v6:
// conv
module conv(
           input Aclk,
           input rst,
           input [7:0] Xin,
           input [7:0] Kin,
           output reg [7:0] Rout,
           output reg result_done
       );
Size: about 3100 cells after synthesis, ~130 flip-flops, about 27 I/O pins, about 0.023 mm² of cells after synthesis.
==> flow/config.mk <==
export PLATFORM = sky130hd
export DESIGN_NAME = conv
export DESIGN_NICKNAME = conv
export VERILOG_FILES = /design/flow/design.v
export SDC_FILE = /design/flow/constraint.sdc
export NUM_CORES = 4
export LEC_CHECK = 0
export ABC_AREA = 1
export CAP_MARGIN = 15
export CELL_PAD_IN_SITES_DETAIL_PLACEMENT = 1
export CORE_ASPECT_RATIO = 0.89
export CORE_MARGIN = 2
export CORE_UTILIZATION = 70
export CTS_CLUSTER_SIZE = 50
export GPL_TIMING_DRIVEN = 0
export MAX_ROUTING_LAYER = met4
export SLEW_MARGIN = 20
export TNS_END_PERCENT = 10
==> flow/constraint.sdc <==
create_clock -name core_clock -period 4.33 [get_ports {Aclk}]
set_input_delay 0.8660 -clock core_clock [delete_from_list [all_inputs] [get_ports {Aclk}]]
set_output_delay 0.8660 -clock core_clock [all_outputs]
set_load 0.01 [all_outputs]
run.sh (not shown) runs the stock make flow with config.mk's settings and CLKGATE_MAP_FILE=.
v6: it failed with a tool error in 3_5_place_dp, so there are no final results.
Here is what was changed in the inputs of v21 compared with v6.
Settings: CORE_ASPECT_RATIO no longer set, was 0.89; GPL_TIMING_DRIVEN no longer set, was 0; CELL_PAD_IN_SITES_DETAIL_PLACEMENT no longer set, was 1; MAX_ROUTING_LAYER no longer set, was met4; CTS_CLUSTER_SIZE no longer set, was 50; TNS_END_PERCENT no longer set, was 10; CAP_MARGIN now 20, was 15; CORE_UTILIZATION now 58, was 70; the clock period (ns, I/O delays scaled along) now 8.23, was 4.33.
Results
v21 vs v6, height of the chip went up by 16%. | quantity of I/O buffers inserted on ports | higher: v21 |. ~same area reported by Yosys stat in v21 and v6. Compared to v6, v21 was floorplanned on a bigger die. Re cell area after technology mapping: no difference whatsoever between v21 and v6. v21: full flow OK, the timing, DRC and antenna checks passed. Compared with v6, in v21 starting utilization of the core area went down 12 points; area fraction in full adders, half adders and majority gates held. Synthesized area per cell came out exactly the same in v21 and v6. Going from v6 to v21, number of placement rows picked up an extra about 16%; routability-driven placement congestion ratio -0.13.
> inputs changed (v21 -> v1)
Settings: changing CORE_UTILIZATION from 58 to 72; setting CTS_CLUSTER_SIZE to 19 for the first time; setting CTS_CLUSTER_DIAMETER to 272 for the first time; setting PLACE_DENSITY to 0.77 for the first time; setting SETUP_SLACK_MARGIN to -0.25 for the first time.
[summary]
Detailed-routed wire length on met2: lower on v1. Between v1 and v21, the met2 routing resource usage after global routing is higher for v1. v1: done, clean on timing, DRC and antenna. Changes observed in v1 relative to v21: final cell count now smaller, post-layout utilization of the core now larger.
Here is what was changed in the inputs of v47 compared with v1.
Settings: CTS_CLUSTER_SIZE: 19 -> unset; PLACE_DENSITY: 0.77 -> unset; CORE_UTILIZATION: 72 -> 26; CTS_CLUSTER_DIAMETER: 272 -> unset; ABC_AREA: 1 -> unset; SETUP_SLACK_MARGIN: -0.25 -> unset; the clock period (ns, I/O delays scaled along): 8.23 -> 15.1.
==> comparison <==
Between v1 and v47, the endpoint required time on the critical path is higher for v47. [compare] base=v1 new=v47: overall global routing resource usage now sits lower; number of buffers other than clock buffers in the final layout now sits lower; multiplexer share of the synthesized area now sits at about the same level; die area now sits higher. Cmp v47 vs v1: core utilization lower in v47. v47 finished end to end and its layout was clean on timing, DRC and antenna. The higher fraction of standard cell area that is sequential came out of v47.
> inputs changed (v47 -> v4)
Settings: an added ABC_AREA of 1; a change of CORE_UTILIZATION from 26 to 21; a change of the clock period (ns, I/O delays scaled along) from 15.1 to 10.0.
[summary]
- v4: full flow OK, the timing, DRC and antenna checks passed
- First-pass GRT wire length delta for v4 relative to v47: about 17% higher
- Re aggregate routed wire length: v4 is 10 mm up on v47.
- Final critical-path share of the clock period (lower): v47
- v47 has a lower cell area after placement than v4.
## Diff of input files: v44 against v4
Settings: CTS_CLUSTER_DIAMETER: unset -> 230; ABC_AREA: 1 -> unset; CTS_CLUSTER_SIZE: unset -> 42; CORE_UTILIZATION: 21 -> 69.
Results
v44 vs. v4: core utilization went up by 51 points. Run comparison: v44 launch point of the critical path kernel[0][3]$_SDFFCE_PN0P_; v4 launch point of the critical path kernel[3][3]$_DFFE_PP_. Per the comparison of v44 with v4, synthesized cell count now sits lower; number of logic gates decreased by about 18% relative to the old numbers.


conv again, from the RTL that the note above started with.
make LEC_CHECK=0 CAP_MARGIN=20 CORE_MARGIN=2 CORE_UTILIZATION=65 SETUP_SLACK_MARGIN=1.17 SLEW_MARGIN=20 finish   # period 6.53 ns
The starting point finished with negative setup slack left.
Rerun with:
Settings changed: CORE_UTILIZATION 65 to 40, SETUP_SLACK_MARGIN 1.17 to not set.
Clock period 6.53 ns to 10.0 ns, I/O delays scaled along.
Effect:
- The new run ran to the end with no violations
- setup slack gets better by 2400 ps
- design area came out lower by 7.0%
- maximum frequency shrinks by 14%
- routed wire length came out lower by 2.8%
- non-clock buffer count fell by 176
- register-to-register slack gains 2400 ps
- count of clock-buffer cells in the layout came out higher by 5
- cell count went up by 2.5%
Rerun with:
Settings changed: CORE_ASPECT_RATIO set to 1.37, CORE_UTILIZATION 40 to 69, CTS_CLUSTER_DIAMETER set to 252, CTS_CLUSTER_SIZE set to 100, SETUP_SLACK_MARGIN set to -0.96, TNS_END_PERCENT set to 25.
=> Routed wire length went down by 4.3%. Final cell count falls by 10%. Worst setup slack gets better by 230 ps. Register-to-register slack improved by 230 ps. Final area shrinks by about 2.2%.
Rerun with:
Settings changed: ABC_AREA set to 0, CAP_MARGIN 20 to 30, CELL_PAD_IN_SITES_GLOBAL_PLACEMENT set to 3, CORE_ASPECT_RATIO 1.37 to 1.35, CORE_UTILIZATION 69 to 51, CTS_CLUSTER_DIAMETER 252 to not set, CTS_CLUSTER_SIZE 100 to not set, GPL_ROUTABILITY_DRIVEN set to 1, MIN_ROUTING_LAYER set to met1, SETUP_SLACK_MARGIN -0.96 to not set, TNS_END_PERCENT 25 to not set.
Wire length rose by 6.5%.
Design area climbs by 1.1%.
Via count shrinks by 3.7%.
Worst setup slack is worse by 85 ps.
Critical path depth drops by 2.
Cell count rose by 5.7%.


## indigo
The RTL this note starts from:
==> flow/design.v <==
`timescale 1ns/100ps
module conv(
           input Aclk,
           input rst,
           input [7:0] Xin,
           input [7:0] Kin,
           output reg [7:0] Rout,
           output reg result_done
       );
reg [7:0] pattern [9-1:0];
reg [4:0] daddr;
wire pattern_done;
reg [7:0] kernel [4-1:0];
reg [4:0] kaddr;
wire kernel_done;
reg [7:0] result [4-1:0];
reg [4:0] out_cnt;
integer i;
assign pattern_done = (daddr-1>=9) ? 1'd1 : 1'd0;
always@(posedge Aclk)
begin
    if(rst)
    begin
        for(i=0;i<9;i=i+1)
        begin
            pattern[i] <= 7'd0;
        end
        daddr <= 5'd1;   
    end
    else
    begin
        if(pattern_done)
        begin
            pattern[daddr] <= pattern[daddr];
            daddr <= daddr;
        end
        else
        begin
            pattern[daddr-1] <= Xin;
            daddr <= daddr + 5'd1;
        end
    end
end
assign kernel_done = (kaddr-1>=4) ? 1'd1 : 1'd0;
always@(posedge Aclk)
begin
    if(rst)
    begin
        for(i=0;i<4;i=i+1)
        begin
            kernel[i] <= 7'd0;
        end
        kaddr <= 5'd1;
    end
    else
    begin
        if(kernel_done)
        begin
            kernel[kaddr] <= kernel[kaddr];
            kaddr <= kaddr;
        end
        else
        begin
            kernel[kaddr-1] <= Kin;
            kaddr <= kaddr + 5'd1;
        end
    end
end
always@(*)
begin
    if(rst)
    begin
        for(i=0;i<4;i=i+1)
        begin
            result[i] = 7'd0;
        end
    end
    else
    begin
        if(pattern_done & kernel_done)
        begin
            result[0] = pattern[0]*kernel[0] + pattern[1]*kernel[1] + pattern[3]*kernel[2] + pattern[4]*kernel[3];
            result[1] = pattern[1]*kernel[0] + pattern[2]*kernel[1] + pattern[4]*kernel[2] + pattern[5]*kernel[3];
            result[2] = pattern[3]*kernel[0] + pattern[4]*kernel[1] + pattern[6]*kernel[2] + pattern[7]*kernel[3];
            result[3] = pattern[4]*kernel[0] + pattern[5]*kernel[1] + pattern[7]*kernel[2] + pattern[8]*kernel[3];
        end
        else
        begin
            for(i=0;i<4;i=i+1)
            begin
                result[i] = 7'd0;
            end
        end
    end
end
always@(posedge Aclk)
begin
    if(rst)
    begin
        result_done <= 1'd0;
    end
    else
    begin
        if(pattern_done & kernel_done)
        begin
            result_done <= 1'd1;
        end
        else
        begin
            result_done <= result_done;
        end
    end
end
always@(posedge Aclk)
begin
    if(rst)
    begin
        Rout <= 7'd0;
        out_cnt <= 5'd1;
    end
    else
    begin
        if(pattern_done & kernel_done)
        begin
            out_cnt <= out_cnt + 5'd1;
            Rout <= result[out_cnt-1];
        end
        else
        begin
            out_cnt <= 5'd1;
            Rout <= 5'd0;
        end
    end
end
endmodule
clock: 10.0 ns
lec_check: 0
cap_margin: 20
core_margin: 2
core_utilization: 69
cts_cluster_diameter: 252
cts_cluster_size: 100
slew_margin: 20
Edits applied to the flow inputs when going from indigo to amber:
Settings: MAX_ROUTING_LAYER now met4, previously not set; CORE_MARGIN now 10, was 2; CORE_UTILIZATION now 40, was 69; CTS_CLUSTER_SIZE no longer set, was 100; CAP_MARGIN now 25, was 20; CTS_CLUSTER_DIAMETER no longer set, was 252.
==> results <==
amber vs. indigo: worst setup slack -0.29 ns, biggest cell delay along the critical path decreased 0.14 ns.
Per the comparison of amber with indigo, total wirelength of the detailed-routed design shows an increase of about 8%; detailed-routing iteration count for the pre-antenna-repair pass now sits higher.
The inputs of nickel differ from those of amber as listed below.
Settings: putting CORE_ASPECT_RATIO at 0.5 where nothing was set; putting CTS_CLUSTER_SIZE at 42 where nothing was set; putting PLACE_DENSITY_LB_ADDON at 0.3 where nothing was set; swapping 40 for 69 in CORE_UTILIZATION; putting CTS_CLUSTER_DIAMETER at 230 where nothing was set; swapping 25 for 20 in CAP_MARGIN; clearing MAX_ROUTING_LAYER, which used to be met4; swapping 10 for 2 in CORE_MARGIN; putting TNS_END_PERCENT at 10 where nothing was set.
Results
amber completed every stage of the flow, and the final layout passed the timing, DRC and antenna checks.
nickel closes out successfully: all stages finished, all timing, DRC and antenna checks passed.
Comparing nickel against amber, there is no change at all in count of clock tree sinks.
The final cell count in nickel is 0.900 times that in amber.
Diff amber -> nickel | cell count of the worst reg-to-reg path | increase of 4.2%
Looking at utilization across nickel and amber, the one that comes out higher is nickel.
Critical path depth: nickel vs amber up 1
#### Input delta (onyx over nickel)
Settings: swapping 230 for 368 in CTS_CLUSTER_DIAMETER; swapping 10 for 20 in TNS_END_PERCENT; clearing CORE_ASPECT_RATIO, which used to be 0.5; clearing PLACE_DENSITY_LB_ADDON, which used to be 0.3; swapping 42 for 100 in CTS_CLUSTER_SIZE.
Results
[compare] base=nickel new=onyx: core utilization at floorplan lost 0.37 points; vertical die size higher.
NOTE via count nickel->onyx decreased by a few percent
Of onyx and nickel, nickel shows the lower number of global-route vias before repair, with onyx above it.
Diff nickel -> onyx: required time at the worst-slack endpoint went up by 0.07 ns; final-layout non-clock buffer area share held.
Summary — met2 layer wire length in the routed design, onyx relative to nickel: higher, by 10%.


## exp/harbor
RTL: the design.v shown in full above, as it stands there.
Settings: LEC_CHECK=0, CAP_MARGIN=20, CORE_MARGIN=2, CORE_UTILIZATION=69, CTS_CLUSTER_DIAMETER=252, CTS_CLUSTER_SIZE=100, SETUP_SLACK_MARGIN=1.87, SLEW_MARGIN=20, TNS_END_PERCENT=10; clock period 10.0 ns.
exp/harbor finished all stages; the layout is clean.
Changes in exp/garnet relative to exp/harbor:
- HOLD_SLACK_MARGIN now 0.27, previously not set
- CTS_CLUSTER_DIAMETER now 230, was 252
- TNS_END_PERCENT now 5, was 10
- SETUP_SLACK_MARGIN no longer set, was 1.87
[summary]
- Comparing exp/garnet against exp/harbor, there is no change at all in total CTS buffers.
- Re total wire length: no difference whatsoever between exp/harbor and exp/garnet.
- As far as final critical-path share of the clock period goes, exp/garnet and exp/harbor are indistinguishable; the numbers are identical.
- Clock latency reported for the late side of the worst-skew pair essentially unchanged between exp/garnet and exp/harbor.
- Comparing exp/harbor against exp/garnet, there is no change at all in worst hold slack.
- Reported for exp/garnet and exp/harbor, combined area of the multi-input logic cells turned out identical to the last digit.
Inputs modified between exp/garnet and exp/pepper:
- TNS_END_PERCENT changed from 5 to 10
- PLACE_DENSITY_LB_ADDON newly set to 0.3
- HOLD_SLACK_MARGIN changed from 0.27 to 0.15
- CORE_UTILIZATION changed from 69 to 46
- CORE_ASPECT_RATIO newly set to 0.5
Findings:
exp/pepper packs its core looser than exp/garnet.
Number of antenna violations at the first check in global routing: exp/pepper higher than exp/garnet
exp/pepper vs. exp/garnet: maximum clock insertion buffer count roughly the same; worst setup slack lower; via count of the routed design lower; clock insertion delay at the later pin of the skew report roughly the same.
exp/pepper vs exp/garnet on post-route cell area: exp/pepper is the higher one.
For the critical path arrival, exp/pepper came in 0.10 ns higher than exp/garnet did.
--- input diff exp/pepper..exp/juniper ---
- clearing TNS_END_PERCENT, which used to be 10
- swapping 46 for 21 in CORE_UTILIZATION
- clearing CTS_CLUSTER_SIZE, which used to be 100
- putting GPL_ROUTABILITY_DRIVEN at 0 where nothing was set
- clearing PLACE_DENSITY_LB_ADDON, which used to be 0.3
- swapping 20 for 25 in CAP_MARGIN
- clearing CTS_CLUSTER_DIAMETER, which used to be 230
- clearing HOLD_SLACK_MARGIN, which used to be 0.15
- clearing CORE_ASPECT_RATIO, which used to be 0.5
- putting ABC_AREA at 0 where nothing was set
## What came out
Per the final summary, exp/juniper finished and its layout is clean on timing, DRC and antenna. exp/juniper contains fewer vias than exp/pepper. In exp/juniper, total met2 wirelength after detailed routing is higher than in exp/pepper. In exp/juniper relative to exp/pepper, tap cell count had gone up by more than 100%. Comparing exp/juniper and exp/pepper, the lower non-clock buffer count was measured on exp/juniper. Per the comparison of exp/juniper with exp/pepper, site row count rose 110%, aggregate routed wire length rose about 1.8%. Final critical path time including I/O delays and setup was lower in exp/juniper than in exp/pepper.
Input-level comparison between exp/delta and exp/juniper:
- CORE_ASPECT_RATIO: unset -> 1.35
- CORE_UTILIZATION: 21 -> 51
- GPL_TIMING_DRIVEN: unset -> 0
- CAP_MARGIN: 25 -> 30
- CELL_PAD_IN_SITES_GLOBAL_PLACEMENT: unset -> 3
- MIN_ROUTING_LAYER: unset -> met2
Re number of detailed-route iterations in the first pass: exp/juniper was lower than exp/delta.
Diff exp/juniper -> exp/delta: AND-OR/OR-AND share of the synthesized area flat; utilization after layout up 32 points; worst hold slack down 0.020 ns.
Looking only at post-route standard cell area excluding fillers, and setting everything else aside, the higher value of exp/juniper and exp/delta goes to exp/juniper.
Delta (exp/delta minus exp/juniper): worst setup slack lost 1.69 ns.
